Setup of job 5776:
==> flow/design.v (excerpt) <==
module day3_part2_top( clk, rst, rom_addr, rom_data, sum, done );
Settings: LEC_CHECK=0, CAP_MARGIN=20, CORE_MARGIN=2, CORE_UTILIZATION=64, SLEW_MARGIN=20; clock period 2.7 ns.
run.sh (not shown) runs the stock make flow with config.mk's settings and CLKGATE_MAP_FILE=.
Job 5776 went all the way through synthesis, placement and routing and the layout is clean on timing, DRC and antenna.
Input changes introduced in job 4562 (baseline for comparison: job 5776):
Settings: putting CTS_CLUSTER_DIAMETER at 201 where nothing was set; putting CTS_CLUSTER_SIZE at 30 where nothing was set; swapping 64 for 70 in CORE_UTILIZATION; putting ABC_AREA at 0 where nothing was set; swapping 2.7 for 1.83 in the clock period (ns, I/O delays scaled along).
==> results <==
Of job 5776 and job 4562, only job 5776 finishes the flow clean.
Status(job 4562) = ERROR, stage = 4_1_cts
The chip area in the Yosys report on job 5776 is in line with that on job 4562.
Die height ends up higher on job 5776.
Number of input and output port buffers inserted across job 4562 and job 5776: no real change.
Job 4562 does worse than job 5776 on post-placement setup slack.
In job 4562 the post-placement cell count turned out 134 higher than in job 5776.
For the die size, job 4562 came in about 8% lower than job 5776 did.
Placement-stage cell area (job 4562 vs. job 5776) increases by more than 10%
Changes in job 5690 relative to job 4562:
Settings: clearing CTS_CLUSTER_SIZE, which used to be 30; clearing ABC_AREA, which used to be 0; swapping 2 for 9 in CORE_MARGIN; clearing CTS_CLUSTER_DIAMETER, which used to be 201; swapping 20 for 35 in CAP_MARGIN; swapping 70 for 40 in CORE_UTILIZATION; swapping 1.83 for 4.0 in the clock period (ns, I/O delays scaled along).
Results
Side by side, width of the die turned out higher in job 5690 than in job 4562.
HPWL after detailed placement improves in job 5690 relative to job 4562.
Job 5690: no failed stages, no open violations at the end
Between job 4562 and job 5690, the number of unique standard cell types used by synthesis figures differ only marginally.
Between job 4562 and job 5690, the flow reports area inside the core boundary increasing by more than half.
Delta(minimum setup slack after placement, job 5690 - job 4562) > 0
Looking at die area, job 5690 sits 100% above job 4562.
Sort job 4562 and job 5690 by routability congestion estimate from global placement, ascending, and job 5690 comes first.
Job 5690 vs job 4562 — number of standard-cell rows in the floorplan rose 16.
Job 5690 against job 4562; cell area after placement is down by more than 10%.
The following lists how job 3550 was set up differently from job 5690:
Settings: CORE_UTILIZATION now 71, was 40; ABC_AREA now 0, previously not set; CTS_CLUSTER_SIZE now 15, previously not set; CAP_MARGIN now 20, was 35; CORE_MARGIN now 2, was 9; PLACE_DENSITY now 0.74, previously not set; CTS_CLUSTER_DIAMETER now 205, previously not set; the clock period (ns, I/O delays scaled along) now 1.83, was 4.0.
Results
The flow ended early for job 3550: it failed with a tool error in 4_1_cts.
Going from job 5690 to job 3550, placed cell count moved up; post-detailed-placement half-perimeter wirelength +2800 um; synthesized area per cell held; number of ports placed on the die boundary level.
For placer's final routability congestion estimate, dividing the value from job 5690 by the value from job 3550 gives 0.924.
Synthesized cell count: job 5690 vs job 3550 identical

* * *

Setup of violet:
day3_part2_top again, from the RTL that the note above started with.
Settings: LEC_CHECK=0, ABC_AREA=0, CAP_MARGIN=20, CORE_ASPECT_RATIO=0.69, CORE_MARGIN=2, CORE_UTILIZATION=72, CTS_CLUSTER_DIAMETER=371, CTS_CLUSTER_SIZE=97, PLACE_DENSITY=0.41, SLEW_MARGIN=20; clock period 1.83 ns.
violet never completed, since it errored out during clock tree synthesis (4_1_cts).
## Diff of input files: xenon against violet
- CTS_CLUSTER_DIAMETER now 203, was 371
- CORE_UTILIZATION now 68, was 72
- CORE_ASPECT_RATIO no longer set, was 0.69
- CTS_CLUSTER_SIZE now 30, was 97
- PLACE_DENSITY no longer set, was 0.41
- the clock period (ns, I/O delays scaled along) now 1.87, was 1.83
Tool error DPL-0038 stopped xenon during global routing (5_1_grt); no final results.
Between violet and xenon, the post-placement cell area figures differ only marginally.
From violet to xenon the numbers moved as follows: mean cell area of the mapped netlist closely matched the old numbers, chip area increased by 1100 sq um relative to the old numbers, number of cell rows increased by about 25% relative to the old numbers, fraction of registers with async set or reset after synthesis closely matched the old numbers.
NOTE number of placed cells counting well taps violet->xenon increased slightly
Comparing xenon with violet, the post-synthesis cell count came out essentially unchanged.
As of xenon, overall die width had fallen by more than 10% compared to violet.
Diff violet -> xenon: arithmetic-cell share of the synthesized area counting full adders, half adders and majority gates ~0 delta; core utilization before placement -4.6 points.
As of xenon, routability-driven placement congestion ratio had fallen by a few percent compared to violet.
> inputs changed (xenon -> sierra)
- a deleted ABC_AREA that had been 0
- a deleted CTS_CLUSTER_SIZE that had been 30
- a change of CORE_UTILIZATION from 68 to 40
- a deleted CTS_CLUSTER_DIAMETER that had been 203
- a change of the clock period (ns, I/O delays scaled along) from 1.87 to 3.29
==> results <==
Max number of levels the H-tree was split into across xenon and sierra: sierra. Sort xenon and sierra by floorplan-stage core utilization, descending, and xenon comes first. xenon: it failed during global routing (5_1_grt), and the tool reported DPL-0038. sierra | stages: all done | timing, DRC, antenna: all pass. xenon -> sierra: number of distinct standard cells referenced by the synthesized netlist delta 0, exact match. Placement-stage cell area: sierra < xenon.
> inputs changed (sierra -> onyx)
- CTS_CLUSTER_DIAMETER now 203, previously not set
- CORE_UTILIZATION now 70, was 40
- ABC_AREA now 0, previously not set
- CTS_CLUSTER_SIZE now 36, previously not set
- the clock period (ns, I/O delays scaled along) now 1.87, was 3.29
## What came out
- onyx did not finish: a tool error stopped it during clock tree synthesis (4_1_cts).
- Re width of the die: onyx and sierra aren't equal, and the higher value belongs to sierra.
- Compound-gate portion of the synthesized area: sierra vs onyx identical
- Higher placed instance count was reported by onyx, not sierra.
- onyx vs. sierra: cell row count now sits lower, post-place instance area now sits higher.
- Of onyx and sierra, the lower worst setup slack after placement belongs to onyx.
- Compared with sierra, onyx shows a higher half-perimeter wire length after placement.
- The initial cell density of the core in onyx was higher than what sierra gave.
- Die area sits lower in onyx than in sierra.
